==> inputs of 11-08 <==
==> flow/design.v <==
module decoder(
input [1:0]alu_fn,
output reg arith_enable,cmp_enable,logic_enable,shift_enable
);
always @(*) begin
        arith_enable=0;
        logic_enable=0;
        cmp_enable=0;
        shift_enable=0;
    case (alu_fn)
       2'b00: arith_enable=1;
       2'b01: logic_enable=1;
       2'b10: cmp_enable=1;
       2'b11: shift_enable=1;
    endcase
end
endmodule
module arith_unit#(parameter in_data_width=16,out_data_width=32)(
input signed [in_data_width-1:0]A,B,
input clk,rst,arith_enable,
input [1:0]alu_fn,
output  carry_out,
output reg arith_flag,
output reg signed[out_data_width-1:0]arith_out
);
assign carry_out=arith_out[in_data_width];
always @(posedge clk , negedge rst) begin
    if(!rst)begin
        arith_flag<=0;
        arith_out<=0;
    end
    else if(arith_enable) begin
        arith_flag<=1;
    case (alu_fn)
        2'b00: arith_out<=A + B;
        2'b01: arith_out<=A - B;
        2'b10: arith_out<=A * B;
        2'b11: arith_out<=(B == 0) ? 0 : A / B;
    endcase
    end
    else begin
        arith_flag<=0;
        arith_out<=0;
    end
end
endmodule
module logic_unit#(parameter in_data_width=16,out_data_width=16)(
input signed[in_data_width-1:0]  A,B,
input clk,rst,logic_enable,
input [1:0]alu_fn,
output reg logic_flag,
output reg [out_data_width-1:0]logic_out
);
reg logic_flag_next;
reg [out_data_width-1:0]logic_out_next;
always @(posedge clk , negedge rst) begin
    if(!rst)begin
        logic_out<=0;
        logic_flag<=0;
    end
    else begin
        logic_out<=logic_out_next;
        logic_flag<=logic_flag_next;
    end    
end
always @(*) begin
    if(logic_enable) begin
        logic_flag_next=1;
    case (alu_fn)
        2'b00: logic_out_next= A & B;
        2'b01: logic_out_next= A | B;
        2'b10: logic_out_next=~(A & B);
        2'b11: logic_out_next=~(A | B);
    endcase
    end
    else begin
        logic_flag_next=0;
        logic_out_next=0;
    end
end
endmodule
module cmp_unit#(parameter in_data_width=16,out_data_width=16)(
input [in_data_width-1:0]A,B,
input clk,rst,cmp_enable,
input [1:0]alu_fn,
output reg cmp_flag,
output reg [out_data_width-1:0]cmp_out
);
always @(posedge clk , negedge rst) begin
    if(!rst)begin
        cmp_out<=0;
        cmp_flag<=0;
    end
    else if(cmp_enable) begin
        cmp_flag<=1;
    case (alu_fn)
        2'b00: cmp_out<=0;
        2'b01: cmp_out<=(A==B)?1:0;
        2'b10: cmp_out<=(A>B)?2:0;
        2'b11: cmp_out<=(A<B)?3:0;
    endcase
    end
    else begin
        cmp_out<=0;
        cmp_flag<=0;
    end
end
endmodule
module shift_unit#(parameter in_data_width=16,out_data_width=16)(
input [in_data_width-1:0]A,B,
input clk,rst,shift_enable,
input [1:0]alu_fn,
output reg shift_flag,
output reg [out_data_width-1:0]shift_out
);
always @(posedge clk , negedge rst) begin
    if(!rst)begin
        shift_flag<=0;
        shift_out<=0;
    end
    else if(shift_enable) begin
        shift_flag<=1;
    case (alu_fn)
        2'b00: shift_out<=A>>1;
        2'b01: shift_out<=A<<1;
        2'b10: shift_out<=B>>1;
        2'b11: shift_out<=B<<1;
    endcase
    end
    else begin
        shift_flag<=0;
        shift_out<=0;
    end
end
endmodule
module parameterized_signed_alu #(parameter in_data_width=16,out_data_width=16,arith_out_data_width=32)(
input signed [in_data_width-1:0]A,B,
input clk,rst,
input [3:0]alu_fn,
output shift_flag,arith_flag,logic_flag,cmp_flag,carry_out,
output [out_data_width-1:0]shift_out,logic_out,cmp_out,
output signed[arith_out_data_width-1:0] arith_out
);
wire arith_enable,shift_enable,logic_enable,cmp_enable;
arith_unit dut0(
.A(A),
.B(B),
.clk(clk),
.rst(rst),
.arith_enable(arith_enable),
.alu_fn(alu_fn[1:0]),
.carry_out(carry_out),
.arith_flag(arith_flag),
.arith_out(arith_out)
);
logic_unit dut1(
.A(A),
.B(B),
.clk(clk),
.rst(rst),
.logic_enable(logic_enable),
.alu_fn(alu_fn[1:0]),
.logic_flag(logic_flag),
.logic_out(logic_out)
);
cmp_unit   dut2(
.A(A),
.B(B),
.clk(clk),
.rst(rst),
.cmp_enable(cmp_enable),
.alu_fn(alu_fn[1:0]),
.cmp_flag(cmp_flag),
.cmp_out(cmp_out)
);
shift_unit dut3(
.A(A),
.B(B),
.clk(clk),
.rst(rst),
.shift_enable(shift_enable),
.alu_fn(alu_fn[1:0]),
.shift_flag(shift_flag),
.shift_out(shift_out)
);
decoder dut4(
.alu_fn(alu_fn[3:2]),
.arith_enable(arith_enable),
.cmp_enable(cmp_enable),
.logic_enable(logic_enable),
.shift_enable(shift_enable)
);
endmodule
==> flow/run.sh <==
#!/bin/bash
# the make line also repeats each setting of config.mk as NAME=value (left out here)
make -C /OpenROAD-flow-scripts/flow DESIGN_CONFIG=/design/flow/config.mk WORK_HOME=/design/flow/orfs CLKGATE_MAP_FILE= finish
==> flow/config.mk <==
export PLATFORM = sky130hd
export DESIGN_NAME = parameterized_signed_alu
export DESIGN_NICKNAME = parameterized_signed_alu
export VERILOG_FILES = /design/flow/design.v
export SDC_FILE = /design/flow/constraint.sdc
export NUM_CORES = 4
export LEC_CHECK = 0
export CAP_MARGIN = 20
export CELL_PAD_IN_SITES_GLOBAL_PLACEMENT = 3
export CORE_MARGIN = 2
export CORE_UTILIZATION = 40
export CTS_CLUSTER_SIZE = 49
export GPL_ROUTABILITY_DRIVEN = 0
export HOLD_SLACK_MARGIN = 0.05
export SLEW_MARGIN = 20
==> flow/constraint.sdc <==
create_clock -name core_clock -period 85.0 [get_ports {clk}]
set_input_delay 17.0000 -clock core_clock [delete_from_list [all_inputs] [get_ports {clk}]]
set_output_delay 17.0000 -clock core_clock [all_outputs]
set_load 0.01 [all_outputs]
==> inputs of 02-21, as changes to 11-08 <==
==> flow/config.mk (replaced) <==
export PLATFORM = sky130hd
export DESIGN_NAME = parameterized_signed_alu
export DESIGN_NICKNAME = parameterized_signed_alu
export VERILOG_FILES = /design/flow/design.v
export SDC_FILE = /design/flow/constraint.sdc
export NUM_CORES = 4
export LEC_CHECK = 0
export ABC_AREA = 1
export CAP_MARGIN = 20
export CORE_MARGIN = 2
export CORE_UTILIZATION = 68
export CTS_CLUSTER_DIAMETER = 381
export CTS_CLUSTER_SIZE = 40
export HOLD_SLACK_MARGIN = 0.29
export PLACE_DENSITY = 0.62
export SLEW_MARGIN = 20
==> flow/constraint.sdc (replaced) <==
create_clock -name core_clock -period 36.5 [get_ports {clk}]
set_input_delay 7.3000 -clock core_clock [delete_from_list [all_inputs] [get_ports {clk}]]
set_output_delay 7.3000 -clock core_clock [all_outputs]
set_load 0.01 [all_outputs]
==> summary of the runs <==
- 02-21 did not get past clock tree synthesis (4_1_cts) (DPL-0038). 11-08 ran to the end with no violations.
- Against 02-21, the die size of 11-08 is larger by 70%.
- Against 11-08, the synthesized cell count of 02-21 is higher by 11%.
- Between 11-08 and 02-21, the lower synthesized area is in 02-21 (gap 0.83%, measured against 02-21).

==> run M: inputs <==
// parameterized_signed_alu: RTL as listed in full above, without the edits since
==> flow/config.mk <==
export PLATFORM = sky130hd
export DESIGN_NAME = parameterized_signed_alu
export DESIGN_NICKNAME = parameterized_signed_alu
export VERILOG_FILES = /design/flow/design.v
export SDC_FILE = /design/flow/constraint.sdc
export NUM_CORES = 4
export LEC_CHECK = 0
export CAP_MARGIN = 20
export CORE_MARGIN = 2
export CORE_UTILIZATION = 58
export SLEW_MARGIN = 20
==> flow/constraint.sdc <==
create_clock -name core_clock -period 79.6 [get_ports {clk}]
set_input_delay 15.9200 -clock core_clock [delete_from_list [all_inputs] [get_ports {clk}]]
set_output_delay 15.9200 -clock core_clock [all_outputs]
set_load 0.01 [all_outputs]
run.sh (not shown) runs the stock make flow with config.mk's settings and CLKGATE_MAP_FILE=.
==> run G: changes against run M <==
CORE_UTILIZATION = 25   (was 58)
==> flow/constraint.sdc (replaced) <==
create_clock -name core_clock -period 83.2 [get_ports {clk}]
set_input_delay 16.6400 -clock core_clock [delete_from_list [all_inputs] [get_ports {clk}]]
set_output_delay 16.6400 -clock core_clock [all_outputs]
set_load 0.01 [all_outputs]
==> run P: changes against run M <==
CORE_UTILIZATION = 40   (was 58)
==> flow/constraint.sdc (replaced) <==
create_clock -name core_clock -period 83.2 [get_ports {clk}]
set_input_delay 16.6400 -clock core_clock [delete_from_list [all_inputs] [get_ports {clk}]]
set_output_delay 16.6400 -clock core_clock [all_outputs]
set_load 0.01 [all_outputs]
==> run X: changes against run M <==
ABC_AREA = 0   (was default)
CELL_PAD_IN_SITES_DETAIL_PLACEMENT = 0   (was default)
CORE_UTILIZATION = 23   (was 58)
CTS_CLUSTER_DIAMETER = 164   (was default)
CTS_CLUSTER_SIZE = 98   (was default)
MAX_ROUTING_LAYER = met4   (was default)
SLEW_MARGIN = 40   (was 20)
TNS_END_PERCENT = 10   (was default)
==> flow/constraint.sdc (replaced) <==
create_clock -name core_clock -period 86.1 [get_ports {clk}]
set_input_delay 17.2200 -clock core_clock [delete_from_list [all_inputs] [get_ports {clk}]]
set_output_delay 17.2200 -clock core_clock [all_outputs]
set_load 0.01 [all_outputs]
==> impl_metrics.csv <==
group,metric,value,unit
final_layout,stdcell_count,9735,
outcome,outcome,"timing/DRC/antenna clean",
global_route,met1_usage,27.35,%
die,core_area,171900,sq um
routing,top_layer,"met5",
global_route,grt_pass1_wl,295300,microns
the above is filed under run G

==> impl_metrics.csv <==
group,metric,value,unit
outcome,outcome,"timing/DRC/antenna clean",
flow_run,drv_cap,0,
global_route,grt_pass1_wl,273500,microns
final_layout,inv_count,494,
die,core_area,74200,sq um
routing,top_layer,"met4",
final_layout,stdcell_count,8476,
sta,max_freq,0.01277,GHz
global_route,met1_usage,54.91,%
the above is filed under run M

==> impl_metrics.csv <==
group,metric,value,unit
synthesis,compound_area_share,24.98,%
global_route,grt_pass1_wl,278500,microns
final_layout,nonClockBufferCount,1312,
routing,top_layer,"met5",
global_route,met1_usage,43.53,%
final_layout,stdcell_count,8529,
outcome,outcome,"timing/DRC/antenna clean",
the above is filed under run P

==> impl_metrics.csv <==
group,metric,value,unit
outcome,outcome,"timing/DRC/antenna clean",
die,core_area,187600,sq um
global_route,met1_usage,25.17,%
global_route,grt_pass1_wl,285600,microns
final_layout,stdcell_count,8855,
the above is filed under run X

